## job 2684
==> flow/design.v <==
`timescale 1ns / 1ps
module FIFO(clk, rst, wr_en, rd_en, buf_in, buf_out, buf_empty, buf_full, fifo_counter);
input clk, rst, wr_en, rd_en;
input [7:0] buf_in;
output [7:0] buf_out;
output buf_empty, buf_full;
output [6:0] fifo_counter;
reg [7:0] buf_out;
reg buf_empty, buf_full;
reg [6:0] fifo_counter;
reg [5:0] rd_ptr, wr_ptr;
reg [7:0] buf_mem[63:0];
always@ (fifo_counter) begin
    buf_empty = (fifo_counter == 0);  
    buf_full = (fifo_counter == 64);  
end
always @(posedge clk or posedge rst) begin
    if( rst )  
        fifo_counter <= 0;
    else if((!buf_full && wr_en) && (!buf_empty && rd_en))  
        fifo_counter <= fifo_counter;
    else if (!buf_full && wr_en)  
        fifo_counter <= fifo_counter + 1;
    else if (!buf_empty && rd_en)  
        fifo_counter <= fifo_counter - 1;
    else  
        fifo_counter <= fifo_counter;
end
always @(posedge clk or posedge rst) begin
    if (rst)  
        buf_out <= 0;
    else begin
        if (rd_en && !buf_empty)
            buf_out <= buf_mem[rd_ptr];
        else  
            buf_out <= buf_out;
    end
end
always @(posedge clk) begin
    if (!buf_full && wr_en)
        buf_mem[wr_ptr] <= buf_in;
    else
        buf_mem[wr_ptr] <= buf_mem[wr_ptr];
end
always @(posedge clk or posedge rst) begin
    if(rst) begin
        wr_ptr <= 0;
        rd_ptr <= 0;
    end
    else begin
        if (!buf_full && wr_en)  
            wr_ptr <= wr_ptr + 1;
        else  
            wr_ptr <= wr_ptr;
        if (!buf_empty && rd_en)  
            rd_ptr <= rd_ptr + 1;
        else  
            rd_ptr <= rd_ptr;               
    end
end
endmodule
==> flow/config.mk <==
export PLATFORM = sky130hd
export DESIGN_NAME = FIFO
export DESIGN_NICKNAME = FIFO
export VERILOG_FILES = /design/flow/design.v
export SDC_FILE = /design/flow/constraint.sdc
export NUM_CORES = 4
export LEC_CHECK = 0
export ABC_AREA = 1
export CAP_MARGIN = 20
export CORE_ASPECT_RATIO = 1.42
export CORE_MARGIN = 2
export CORE_UTILIZATION = 72
export CTS_CLUSTER_DIAMETER = 171
export CTS_CLUSTER_SIZE = 10
export SLEW_MARGIN = 20
==> flow/constraint.sdc <==
create_clock -name core_clock -period 2.06 [get_ports {clk}]
set_input_delay 0.4120 -clock core_clock [delete_from_list [all_inputs] [get_ports {clk}]]
set_output_delay 0.4120 -clock core_clock [all_outputs]
set_load 0.01 [all_outputs]
run.sh (not shown) runs the stock make flow with config.mk's settings and CLKGATE_MAP_FILE=.
Although it ran to completion, job 2684 produced a layout that fails the final checks because of setup timing.
diff inputs: job 2684 => job 3370
Settings: CORE_ASPECT_RATIO no longer set, was 1.42; ABC_AREA no longer set, was 1; CTS_CLUSTER_SIZE no longer set, was 10; CTS_CLUSTER_DIAMETER no longer set, was 171; CORE_UTILIZATION now 70, was 72; the clock period (ns, I/O delays scaled along) now 2.08, was 2.06.
==> results <==
[flow] job 2684 | stages: complete | final checks: fail | reason: setup timing
The layout from job 3370, despite a flow that completed every stage, fails the layout checks, with the failing checks listed as setup timing.
After detailed routing, job 2684 needs more wire than job 3370.
Against job 2684, job 3370 comes in 12% lower on post-route met1 wirelength.
Going from job 2684 to job 3370, number of failing setup endpoints in the final timing report went up 352, number of nets in the final layout lower.
For job 2684, the worst-path cell with the longest stage delay was sky130_fd_sc_hd__dfrtp_2, unlike job 3370, where it was sky130_fd_sc_hd__or4_4.
Job 2684 vs job 3370, largest power group: combinational cells vs sequential cells
Final design area excluding fillers (higher): job 2684
Compared with job 2684, in job 3370 final worst slack lower, area after synthesis down 1600 um2, clock power share increased 2.0 points.
Job 3370 and job 2684 ended up with roughly the same post-CTS clock slew at the launch and capture registers of the worst setup and hold paths.
Diff job 2684..job 3370 | synthesis-to-finish area growth | negligible
NOTE: post-synthesis average cell area in job 3370 exceeds that of job 2684
Setup changes, job 3370 to job 3866
Settings: swapping 2 for 5 in CORE_MARGIN; putting ABC_AREA at 0 where nothing was set; swapping 70 for 16 in CORE_UTILIZATION; putting PLACE_DENSITY at 0.45 where nothing was set; swapping 2.08 for 2.05 in the clock period (ns, I/O delays scaled along).
==> results <==
Of job 3866 and job 3370, none finishes clean.
Comparing job 3866 and job 3370, the lower flop share of the area is on job 3866.
Violation count after the first detailed-routing iteration in job 3866 is 603 lower than in job 3370
Job 3866 vs job 3370: overall die area up in job 3866
In the reports for job 3866 and job 3370, the smaller hold slack belongs to job 3866.
Compare job 3866 and job 3370 | overall via count from detail_route lower: job 3866
Routed wire length: job 3866 > job 3370
Summary of the comparison: met3 track utilization from global routing is lower in job 3866, relative to job 3370.
Summary of job 3866 over job 3370: shortest clock period the worst path allows after layout shows an increase of 0.044 ns; part of the power in the clock network shows an increase of 0.8 points.
Input changes introduced in job 9534 (baseline for comparison: job 3866):
Settings: PLACE_DENSITY no longer set, was 0.45; CORE_MARGIN now 2, was 5; ABC_AREA no longer set, was 0; CORE_UTILIZATION now 72, was 16; SETUP_SLACK_MARGIN now -0.19, previously not set; the clock period (ns, I/O delays scaled along) now 2.08, was 2.05.
--- outcome ---
- Job 9534 -> stages 100% | layout checks FAIL | setup timing
- Job 3866 → job 9534: final count of negative-setup-slack endpoints higher; peak supply drop higher.
- Initial antenna violation count (job 9534 over job 3866): decrease, 5
- Job 9534 vs job 3866 — flip-flop and latch share of the layout cell area rose 4.1 points.
- Diff job 3866 and job 9534: net switching share of the total power higher in job 9534
- Job 9534 vs. job 3866: number of diodes went down by 1.

========
red:
// FIFO: RTL as listed in full above, without the edits since
clock: 2.08 ns
lec_check: 0
abc_area: 0
cap_margin: 20
core_margin: 2
core_utilization: 72
cts_cluster_diameter: 363
place_density: 0.36
setup_slack_margin: -0.19
slew_margin: 20
What the final checks of red revealed, after a flow that finished every stage, was a layout that fails on setup timing.
### red -> blue
- SETUP_SLACK_MARGIN no longer set, was -0.19
- ABC_AREA now 1, was 0
- CORE_ASPECT_RATIO now 1.42, previously not set
- PLACE_DENSITY no longer set, was 0.36
- CTS_CLUSTER_DIAMETER no longer set, was 363
- the clock period (ns, I/O delays scaled along) now 2.06, was 2.08
==> comparison <==
- Across blue and red, no clean finish was achieved.
- [flow] red | stages: complete | final checks: fail | reason: setup timing
- Although blue finished all stages, its layout failed final checks on setup timing.
- Clock period minus final worst setup slack, blue and red, higher one = red.
- Between blue and red, it is blue whose depth of the worst register-to-register path is higher, by 8.
- red has lower power share of the combinational group than blue.
- red → blue: area growth from synthesis to layout now sits lower, number of tap instances went up 10, number of detailed-route iterations in the first pass climbed 3.
- The final cell area excluding filler cells of blue is higher than that of red.
The following lists how green was set up differently from blue:
- CORE_ASPECT_RATIO: 1.42 -> unset
- the clock period (ns, I/O delays scaled along): 2.06 -> 6.49
Findings:
- green finished every step from synthesis to the final layout, and the layout passed the timing, design-rule and antenna checks.
- The standard cell with the maximum stage delay on the critical path comes out sky130_fd_sc_hd__nor2_1 in one run and sky130_fd_sc_hd__dfrtp_2 in the other, namely in green and blue respectively.
- The power dissipated by switching net loads number comes out higher for blue vs green.
- green vs blue, critical path data required time went up by 4.16 ns.
- In green, the final design utilization came out 7.7 points below the value in blue.
- On via count of the first global-routing pass, the higher figure sits with blue, not green.
Inputs modified between green and orange:
- a change of CORE_UTILIZATION from 72 to 40
- a deleted ABC_AREA that had been 1
- a change of the clock period (ns, I/O delays scaled along) from 6.49 to 5.0
Results
Looking at cell with the largest stage delay on the worst path, the sky130_fd_sc_hd__clkdlybuf4s50_1 result is from orange; the sky130_fd_sc_hd__nor2_1 one comes from green. Changes observed in orange relative to green: setup slack of the most critical reg-to-reg path fell by 1.24 ns; total routing resource utilization after global routing went down; clock group share of total power rose 4.2 points. green -> orange: clock skew flat. Taking green as the reference, in orange worst hold path cell count fell by 1; utilization went down 33 points; clock distribution area overhead in the final layout has increased; global-route met3 utilization fell 2.9 points.
Relative to orange, the following input files were edited for purple:
- SETUP_SLACK_MARGIN now -0.42, previously not set
- CAP_MARGIN now 30, was 20
- GPL_TIMING_DRIVEN now 0, previously not set
- CELL_PAD_IN_SITES_DETAIL_PLACEMENT now 2, previously not set
- MAX_ROUTING_LAYER now met4, previously not set
- ABC_AREA now 1, previously not set
- TNS_END_PERCENT now 55, previously not set
- CTS_CLUSTER_DIAMETER now 345, previously not set
- CELL_PAD_IN_SITES_GLOBAL_PLACEMENT now 2, previously not set
Findings:
The area of the multi-input gates of purple exceeds that of orange by 12%.
As of purple, total power had risen by more than 10% compared to orange.
In the reports for purple and orange, the larger non-clock buffer count belongs to purple.
purple ends up with a worst-case vdd ir drop that is about 2.3% lower than in orange.

========
// FIFO: RTL as listed in full above, without the edits since
Settings: LEC_CHECK=0, CAP_MARGIN=5, CORE_MARGIN=2, CORE_UTILIZATION=72, CTS_CLUSTER_SIZE=54, PLACE_DENSITY=0.66, SLEW_MARGIN=20, TNS_END_PERCENT=5; clock period 4.65 ns.
==> next run, changes <==
Settings changed: CAP_MARGIN 5 to 20, CORE_UTILIZATION 72 to 40, CTS_CLUSTER_SIZE 54 to not set, PLACE_DENSITY 0.66 to not set, TNS_END_PERCENT 5 to not set.
Clock period 4.65 ns to 3.12 ns, I/O delays scaled along.
The new run passed the timing, design-rule and antenna checks.
Worst setup slack degrades by 0.92 ns.
Sequential cell count does not change.
Via count came out lower by 2.8%.

========
## oak
RTL: the design.v shown in full above, as it stands there.
Settings: LEC_CHECK=0, CAP_MARGIN=30, CELL_PAD_IN_SITES_DETAIL_PLACEMENT=2, CELL_PAD_IN_SITES_GLOBAL_PLACEMENT=2, CORE_MARGIN=2, CORE_UTILIZATION=40, CTS_CLUSTER_DIAMETER=345, GPL_TIMING_DRIVEN=0, SETUP_SLACK_MARGIN=-0.42, SLEW_MARGIN=20, TNS_END_PERCENT=55; clock period 5.0 ns.
### oak -> pine
- CAP_MARGIN: 30 -> 20
- CTS_CLUSTER_DIAMETER: 345 -> unset
- TNS_END_PERCENT: 55 -> unset
- CELL_PAD_IN_SITES_DETAIL_PLACEMENT: 2 -> unset
- GPL_TIMING_DRIVEN: 0 -> unset
- CELL_PAD_IN_SITES_GLOBAL_PLACEMENT: 2 -> unset
- SETUP_SLACK_MARGIN: -0.42 -> unset
- the clock period (ns, I/O delays scaled along): 5.0 -> 3.71
[summary]
Via count: pine vs oak down 364
Per the comparison of pine with oak, total die size was more or less identical; met2 usage now smaller; sequential power +40%; area added between synthesis and finish increased by 2.0 points relative to the old numbers.
Between pine and oak, it is pine whose number of signal-net buffers in the layout is higher, by 31.
The setup slack of pine is smaller than that of oak.
NOTE final wirelength oak->pine decreased by more than 10%
Between pine and oak, the chip area in the Yosys report figures differ only marginally.
Setup changes, pine to birch
- ABC_AREA: unset -> 1
- CORE_UTILIZATION: 40 -> 16
- the clock period (ns, I/O delays scaled along): 3.71 -> 2.05
Results
Of pine and birch, just one finished clean: pine.
Complete run, failing final checks: birch, reason negative setup slack.
Switching power up about 190% in birch wrt pine
Taking pine as the reference, in birch worst-case setup margin in the final layout went down by 0.41 ns, cell area higher.
The lower post-synthesis chip area from yosys of pine and birch is in pine.
In birch the final design utilization turned out 26 points lower than in pine.
## Diff of input files: maple against birch
- CORE_ASPECT_RATIO newly set to 1.42
- CTS_CLUSTER_DIAMETER newly set to 158
- CORE_UTILIZATION changed from 16 to 72
- CTS_CLUSTER_SIZE newly set to 10
- the clock period (ns, I/O delays scaled along) changed from 2.05 to 2.06
==> comparison <==
Diff birch -> maple: fraction of area in registers now larger; portion of the layout cell area used by clock cells now larger; total power after layout now smaller; number of vias after detailed routing now larger; cell-internal power now smaller.
[maple] post-CTS setup-driven buffer insertion count rose 7 relative to birch
Between maple and birch, the area taken by flip-flops and latches figures differ only marginally.
For maple, the uppermost layer routed was met5, unlike birch, where it was met4.
Sort birch and maple by share of total power in the clock network asc -> top: birch
| total stage count of the critical path | higher: maple |
The layout from maple, despite a flow that completed every stage, fails the layout checks, with the failing checks listed as negative setup slack.
Area: maple vs birch -> maple smaller
--- input diff maple..cedar ---
- setting PLACE_DENSITY_LB_ADDON to 0.05 for the first time
- changing CTS_CLUSTER_SIZE from 10 to 15
- removing CORE_ASPECT_RATIO (formerly 1.42)
- removing ABC_AREA (formerly 1)
- removing CTS_CLUSTER_DIAMETER (formerly 158)
- setting SETUP_SLACK_MARGIN to 0.59 for the first time
[summary]
Although it ran to completion, cedar produced a layout that fails the final checks because of negative setup slack.
cedar vs. maple: synthesis area per yosys went down by 7.0%.
From maple to cedar the numbers moved as follows: final non-filler cell area fell by 5.4%, shortest clock period the worst path allows after layout increased by 0.50 ns relative to the old numbers.
Against maple, cedar reports a height of the die that is lower.
Against maple as the reference, cedar delivers a lower area of the core.

========
// FIFO: RTL as listed in full above, without the edits since
Settings: LEC_CHECK=0, ABC_AREA=1, CAP_MARGIN=20, CORE_ASPECT_RATIO=1.42, CORE_MARGIN=2, CORE_UTILIZATION=72, CTS_CLUSTER_DIAMETER=168, CTS_CLUSTER_SIZE=10, PLACE_DENSITY_LB_ADDON=0.06, SLEW_MARGIN=20; clock period 2.06 ns.
The first run completed and failed the layout checks on setup timing.
Next try:
- CORE_ASPECT_RATIO: 1.42 -> default
- CTS_CLUSTER_DIAMETER: 168 -> 359
- CTS_CLUSTER_SIZE: 10 -> 15
- PLACE_DENSITY_LB_ADDON: 0.06 -> 0.05
- SETUP_SLACK_MARGIN: default -> -0.1
After rerunning: The changed run finished with setup timing left; final area is lower by a few percent; routed wire length is lower by roughly a tenth; cell count is lower by a few percent; via count is lower by a few percent; non-clock buffer count is lower by 37; die area hardly moves; sequential cell count stays the same; setup slack gets better by 0.16 ns; first-iteration DRC count is lower by a few percent; power is lower by roughly a tenth; synthesized area does not change.
Next try:
- ABC_AREA: 1 -> default
- CORE_UTILIZATION: 72 -> 41
- CTS_CLUSTER_DIAMETER: 359 -> default
- CTS_CLUSTER_SIZE: 15 -> default
- PLACE_DENSITY_LB_ADDON: 0.05 -> default
- SETUP_SLACK_MARGIN: -0.1 -> default
- clock period: 2.06 -> 3.71 ns (I/O delays scaled with it)
Outcome:
- The new run completed with no timing, DRC or antenna violations
- count of clock-buffer cells in the layout rose by 5
- clock power is lower by about 26%
- setup slack improves by 0.44 ns
- flip-flop count is unchanged
- first-iteration DRC count drops by 48%
- non-clock buffer count came out lower by 62
- register-to-register slack gets better by 0.78 ns
- combinational power goes down by 64%
- die area is higher by 62%
- routed wire length falls by 17%
Next try:
- CAP_MARGIN: 20 -> 5
- CORE_UTILIZATION: 41 -> 66
- CTS_CLUSTER_SIZE: default -> 54
- TNS_END_PERCENT: default -> 5
- clock period: 3.71 -> 4.1 ns (I/O delays scaled with it)
The changed run finished with timing, DRC and antenna clean. Final area shrinks by 3.8%. Utilization grows by 27 points. Synthesized cell count does not change. Wire length shrinks by 1.1%. Non-clock buffer count shrinks by 63. Clock-buffer cell count shrinks by 22.

========
Starts from the design.v that is shown in full above.
Settings: LEC_CHECK=0, ABC_AREA=0, CAP_MARGIN=35, CORE_MARGIN=5, CORE_UTILIZATION=67, GPL_ROUTABILITY_DRIVEN=1, MIN_ROUTING_LAYER=met1, PLACE_DENSITY=0.45, SETUP_SLACK_MARGIN=1.02, SLEW_MARGIN=20; clock period 4.46 ns.
Next try:
- GPL_ROUTABILITY_DRIVEN: 1 -> 0
- clock period: 4.46 -> 3.45 ns (I/O delays scaled with it)
What happened:
- global-route usage went up by 1.4 points
- design area went up by 7.4%
- area after synthesis stays the same
- setup slack gets worse by 400 ps
- non-clock buffer count went up by 140
- worst hold slack gets worse by 210 ps
- power went up by 36%
- routed wire length went up by 7.3%
Next try:
- CORE_UTILIZATION: 67 -> 16
- MIN_ROUTING_LAYER: met1 -> not set
- SETUP_SLACK_MARGIN: 1.02 -> not set
- clock period: 3.45 -> 4.46 ns (I/O delays scaled with it)
The changed run went through all stages and came out clean.
Wire length rises by 8.1%.
Sequential cell count is unchanged.
Clock-buffer cell count is higher by 4.
Core utilization went down by 62 points.
Combinational power goes down by 35%.
Total power came out lower by 23%.
Next try:
- CORE_UTILIZATION: 16 -> 67
- GPL_ROUTABILITY_DRIVEN: 0 -> 1
- MIN_ROUTING_LAYER: not set -> met1
- SETUP_SLACK_MARGIN: not set -> 1.02
- clock period: 4.46 -> 3.45 ns (I/O delays scaled with it)
=> The changed run completed without violations. Non-clock buffer count rose by 115. Setup slack degrades by 160 ps. Via count rose by 8.7%. Clock skew fell by 22 ps. Synthesized area does not change. Cell area fell by 1.3%. Sequential power rose by 29%. Critical path depth rose by 6. Synthesized cell count does not change.
No activity file was given, so power comes from the tool's default toggle rates.
